== job 101 ==
Design Lorenz3D, start of the top module:
module Lorenz3D(
    clk,
    rst,
    seed_x,
    seed_y,
    seed_z,
    pinX,
    pinY,
    pinZ,
	serial_data,
    x,
    y,
    z
    );
Settings: LEC_CHECK=0, CAP_MARGIN=5, CELL_PAD_IN_SITES_DETAIL_PLACEMENT=1, CELL_PAD_IN_SITES_GLOBAL_PLACEMENT=3, CORE_MARGIN=4, CORE_UTILIZATION=61, CTS_CLUSTER_DIAMETER=193, CTS_CLUSTER_SIZE=51, GPL_TIMING_DRIVEN=0, MIN_ROUTING_LAYER=met1, PLACE_DENSITY=0.9, SLEW_MARGIN=20, TNS_END_PERCENT=65; clock period 11.1 ns.
run.sh (not shown) runs the stock make flow with config.mk's settings and CLKGATE_MAP_FILE=.
Job 101: aborted in global placement without I/O (3_1_place_gp_skip_io) (tool error)
The following lists how job 102 was set up differently from job 101:
Settings: CORE_UTILIZATION changed from 61 to 58; CELL_PAD_IN_SITES_GLOBAL_PLACEMENT removed (was 3); CTS_CLUSTER_SIZE removed (was 51); CELL_PAD_IN_SITES_DETAIL_PLACEMENT removed (was 1); CTS_CLUSTER_DIAMETER removed (was 193); TNS_END_PERCENT removed (was 65); MIN_ROUTING_LAYER removed (was met1); PLACE_DENSITY removed (was 0.9); CAP_MARGIN changed from 5 to 20; GPL_TIMING_DRIVEN removed (was 0); CORE_MARGIN changed from 4 to 2; the clock period (ns, I/O delays scaled along) changed from 11.1 to 13.2.
Notes after the runs:
- The floorplan die width number comes out lower for job 101 vs job 102.
- Job 102 reached the end of the flow, and the finished layout is clean on the timing, DRC and antenna checks.
- Reported for job 101 and job 102, simple logic cell fraction of the synthesized area turned out identical to the last digit.
- As far as sequential element share of the synthesized area goes, job 102 and job 101 are indistinguishable; the numbers are identical.
- Synthesis area per yosys: job 102 vs job 101, no meaningful difference
- [job 102 vs job 101] initial standard-cell utilization of the core: lower in job 102
- In the tables for job 101 and job 102, number of cell rows reads lower with job 101.
- Job 102 vs. job 101: arithmetic-cell share of the synthesized area counting full adders, half adders and majority gates stayed essentially flat, die size grew by 2.8%, count of unique library cells instantiated by Yosys was more or less identical, overall die height up about 1.4%, flip-flop and latch count after synthesis shows no meaningful change.
Relative to job 102, the following input files were edited for job 103:
Settings: CTS_CLUSTER_SIZE newly set to 47; CORE_UTILIZATION changed from 58 to 71; the clock period (ns, I/O delays scaled along) changed from 13.2 to 15.7.
Findings:
~same sequential share of cell area in job 103 and job 102
Job 103 vs. job 102: pin slew with the least headroom to its limit +81 ps, global routing met3 resource utilization +6.7 points, die area -18%.
Job 103 has period utilization below what job 102 had.
Between job 103 and job 102, it is job 103 whose critical path depth is lower, by 7.

========
== the baseline ==
The RTL this note starts from:
==> flow/design.v <==
`timescale 1ns / 1ps
module signed_mult(a , b , out);
    output [31:0] out;
    input signed [31:0] a;
    input signed [31:0] b;
    wire signed [63:0] mult_out;
    assign mult_out = a*b;
    assign out  = {mult_out[63] , mult_out[55:25]};
endmodule
`timescale 1ns / 1ps
module Lorenz(clk , rst , en , seed_x , seed_y , seed_z , x , y , z);
    wire signed [31:0] sigma = {7'b0001010 , 25'b0};  
    wire signed [31:0] beta = {7'b0000010 , 25'b1010101010101010101010101};  
    wire signed [31:0] rho = {7'b0011100 , 25'b0};  
    wire signed [31:0] scale = {7'b0000001 , 20'b10000000001010101010};
    wire signed [31:0] dt = {7'b0 , 20'b00000001000000000000};
    parameter signed [31:0] xo = {7'b1000001 , 25'b0};  
    parameter signed [31:0] yo = {7'b0 , 25'b0001100110011001100110011};  
    parameter signed [31:0] zo = {7'b0011001 , 25'b0};  
    input wire clk;
    input wire rst;
    input wire en;
    input wire signed [31:0] seed_x;
    input wire signed [31:0] seed_y;
    input wire signed [31:0] seed_z;
    output reg signed [31:0] x;
    output reg signed [31:0] y;
    output reg signed [31:0] z;
    reg signed [26:0] dx;
    reg signed [26:0] dy;
    reg signed [26:0] dz;
    wire signed [31:0] m1 , m2 , m3 , m4 , m5 , m6 , m7 , m8 , m9;
    signed_mult sm1 (.a(m1) , .b(sigma) , .out(m2));
    signed_mult sm2 (.a(m3) , .b(m4) , .out(m5));
    signed_mult sm3 (.a(m3) , .b(y) , .out(m6));
    signed_mult sm4 (.a(m7) , .b(beta) , .out(m8));
    assign m1 = (y - x) >>> 8;
    assign m3 = x >>> 8;
    assign m4 = rho - z;
    assign m7 = z >>> 8;
    assign m9 = (y >>> 8);
    always@(posedge clk)
    begin
        if (rst)
        begin
            x <= seed_x;
            y <= seed_y;
            z <= seed_z;
        end
        else if (en)
        begin
            x <= x + m2;
            y <= y + m5 - m9;
            z <= z + m6 - m8;
        end
    end
endmodule
`timescale 1ns / 1ps
module Slowclock(
    input clk,
    input rst,
    output slowclock,
    output slowclock_rise
    );
    reg [25:0] counter;
    reg clockout;
    always@(posedge clk)
    begin
        if (rst)
        begin
            counter <= 0;
            clockout <= 0;
        end
        else if( counter == 1)
        begin
            clockout <= !clockout;        
            counter <= 0;
        end
        else
            counter <= counter + 1;
    end
    assign slowclock = clockout;
    assign slowclock_rise = (counter == 1) && !clockout;
endmodule
`timescale 1ns / 1ps
module UART_Tx1
    #(parameter CLKS_PER_BIT = 435)
    (
        input clk,
        input rst,
        input Tx_s,
        input [7:0] Tx_Data,
        output Tx_Active,
        output reg Tx_serial_out,
        output Tx_Done
    );
    localparam TX_IDLE = 3'b000;
    localparam TX_START_BIT = 3'b001;
    localparam TX_DATA_SEND = 3'b010;
    localparam TX_STOP = 3'b011;
    localparam TX_CLEAN = 3'b100;
    reg [2:0] MAIN_STATE;
    reg [9:0] clk_count;
    reg [2:0] Bit_Index;
    reg [7:0] Send_Data;
    reg       Done;
    reg       Active;
    always@(posedge clk)
    begin
        if (rst)
        begin
            MAIN_STATE <= TX_IDLE;
            clk_count <= 0;
            Bit_Index <= 0;
            Send_Data <= 0;
            Done <= 1'b0;
            Active <= 1'b0;
            Tx_serial_out <= 1'b1;
        end
        else
        case(MAIN_STATE)
            TX_IDLE:
                begin
                    Tx_serial_out <= 1'b1;
                    Done <= 1'b0;
                    clk_count <= 1'b0;
                    Bit_Index <= 1'b0;
                    if(Tx_s == 1'b1)
                        begin
                            Active <= 1'b1;
                            Send_Data <= Tx_Data;
                            MAIN_STATE <= TX_START_BIT;
                        end
                     else
                        MAIN_STATE <= TX_IDLE;
                end
            TX_START_BIT:
                begin
                    Tx_serial_out <= 1'b0;
                    if(clk_count < CLKS_PER_BIT - 1)
                        begin
                            clk_count <= clk_count + 1;
                            MAIN_STATE <= TX_START_BIT;
                        end
                    else
                        begin    
                            clk_count <= 1'b0;
                            MAIN_STATE <= TX_DATA_SEND;
                        end
                end       
            TX_DATA_SEND:
                begin
                    Tx_serial_out <= Send_Data[Bit_Index];
                    if(clk_count < CLKS_PER_BIT - 1)
                        begin
                            clk_count <= clk_count + 1;
                            MAIN_STATE <= TX_DATA_SEND;
                        end
                    else
                        begin
                            clk_count <= 1'b0;
                            if(Bit_Index < 7)
                                begin
                                    Bit_Index <= Bit_Index + 1;
                                    MAIN_STATE <= TX_DATA_SEND;
                                end
                            else
                                begin
                                    Bit_Index <= 1'b0;
                                    MAIN_STATE <= TX_STOP;
                                end
                        end
                end
            TX_STOP:
                begin
                    Tx_serial_out <= 1'b1;
                    if(clk_count < CLKS_PER_BIT - 1)
                        begin
                            clk_count <= clk_count + 1;
                            MAIN_STATE <= TX_STOP;
                        end
                    else
                        begin
                            Done <= 1'b1;
                            clk_count <= 1'b0;
                            MAIN_STATE <= TX_CLEAN;
                            Active <= 1'b0;
                        end    
                end
            TX_CLEAN:
                begin
                    Done <= 1'b1;
                    MAIN_STATE <= TX_IDLE;
                end
            default:
                MAIN_STATE <= TX_IDLE;    
        endcase
    end
    assign Tx_Active = Active;
    assign Tx_Done = Done;
endmodule
`timescale 1ns / 1ps
module delta_sigma_dac(clk, rst, PWM_in, PWM_out);
input wire clk;
input wire rst;
input wire [15:0] PWM_in;
output reg PWM_out;
reg [16:0] PWM_accumulator;
wire [16:0] PWM_sum = PWM_accumulator + PWM_in;
always @(posedge clk) 
begin
     if (rst)
     begin
          PWM_accumulator <= 0;
          PWM_out <= 0;
     end
     else
     begin
          PWM_out <= PWM_sum[16];
          PWM_accumulator <= {1'b0, PWM_sum[15:0]};
     end
end 
endmodule
`timescale 1ns / 1ps
module Lorenz3D(
    clk,
    rst,
    seed_x,
    seed_y,
    seed_z,
    pinX,
    pinY,
    pinZ,
	serial_data,
    x,
    y,
    z
    );
	input wire clk;
    input wire rst;
    input wire [31:0] seed_x;
    input wire [31:0] seed_y;
    input wire [31:0] seed_z;
    output wire pinX;
    output wire pinY;
    output wire pinZ;
    output wire serial_data;
    output wire [31:0] x;
    output wire [31:0] y;
    output wire [31:0] z;
    reg [2:0] i;
    wire [7:0] inputdata;
    wire       done_bit;
    reg        start;
    wire       active;
    wire       out_serial;
    reg        triger;
    reg [3:0] count;
	wire signed [31:0] xm , ym , zm;
	wire signed [31:0] scale = {7'b0001001 , 25'b0000001111010111000010100};
	reg [31:0] key; 
	reg [2:0]  i_n;
	reg        start_n;
	reg        triger_n;
	reg [31:0] key_n;
	wire slowclock;
	wire slowclock_rise;
	Slowclock clock ( .clk(clk), .rst(rst), .slowclock(slowclock), .slowclock_rise(slowclock_rise));
    Lorenz  L1(
     .clk(clk),
     .rst(rst),
     .en(slowclock_rise),
     .seed_x(seed_x),
     .seed_y(seed_y),
     .seed_z(seed_z),
     .x(x),
     .y(y),
     .z(z)
    );
	UART_Tx1  #(435) U1 ( .clk(clk), .rst(rst), .Tx_s(start), .Tx_Data(inputdata), .Tx_Active(active),  .Tx_serial_out(out_serial), .Tx_Done(done_bit));
	always@(posedge clk)
    begin
        i_n = i;
        start_n = start;
        triger_n = triger;
        key_n = key;
        if(done_bit == 1'b1)
        begin
            i_n = i_n + 1;
        end
        if( i_n == 3'b000 && triger_n == 1'b1)
        begin
            key_n = x;            
            start_n = 1;
            triger_n = 0;
        end
        if(i_n == 3'b100)
        begin
            i_n = 0;
            triger_n = 1;
        end
        if (rst)
        begin
            i <= 0;
            start <= 0;
            triger <= 1;
        end
        else
        begin
            i <= i_n;
            start <= start_n;
            triger <= triger_n;
            key <= key_n;
        end
    end
	delta_sigma_dac d1 (.clk(clk), .rst(rst), .PWM_in(x[31:9]), .PWM_out(pinX));
    delta_sigma_dac d2 (.clk(clk), .rst(rst), .PWM_in(y[31:9]), .PWM_out(pinY));
	delta_sigma_dac d3 (.clk(clk), .rst(rst), .PWM_in(z[31:9]), .PWM_out(pinZ));
	signed_mult sm1 (.a(x) , .b(scale) , .out(xm));
	signed_mult sm2 (.a(y) , .b(scale) , .out(ym));
	signed_mult sm3 (.a(z) , .b(scale) , .out(zm));
	assign serial_data = out_serial;
    assign inputdata = key[((i + 1) * 8 - 1) -: 8];
endmodule
export LEC_CHECK = 0
export CAP_MARGIN = 20
export CORE_MARGIN = 2
export CORE_UTILIZATION = 72
export CTS_CLUSTER_SIZE = 47
export HOLD_SLACK_MARGIN = 0.29
export PLACE_DENSITY_LB_ADDON = 0.28
export SETUP_SLACK_MARGIN = 2.71
export SLEW_MARGIN = 20
create_clock -name core_clock -period 15.7 [get_ports {clk}]
## Diff of input files: the candidate against the baseline
- removing CTS_CLUSTER_SIZE (formerly 47)
- removing PLACE_DENSITY_LB_ADDON (formerly 0.28)
- removing SETUP_SLACK_MARGIN (formerly 2.71)
- changing CORE_UTILIZATION from 72 to 40
- removing HOLD_SLACK_MARGIN (formerly 0.29)
- changing the clock period (ns, I/O delays scaled along) from 15.7 to 14.1
Number of post-CTS setup repair buffers: the candidate vs the baseline down 6
Between the baseline and the candidate, post-layout utilization of the core decreased.
The setup slack of the candidate is smaller than that of the baseline.
After detailed routing, the baseline needs less wire than the candidate.
Relative to the baseline, slew at the pin with the worst max-slew slack has gone down in the candidate.
When the candidate is set beside the baseline, its area growth from synthesis to layout turns out to be 1.5 points larger.
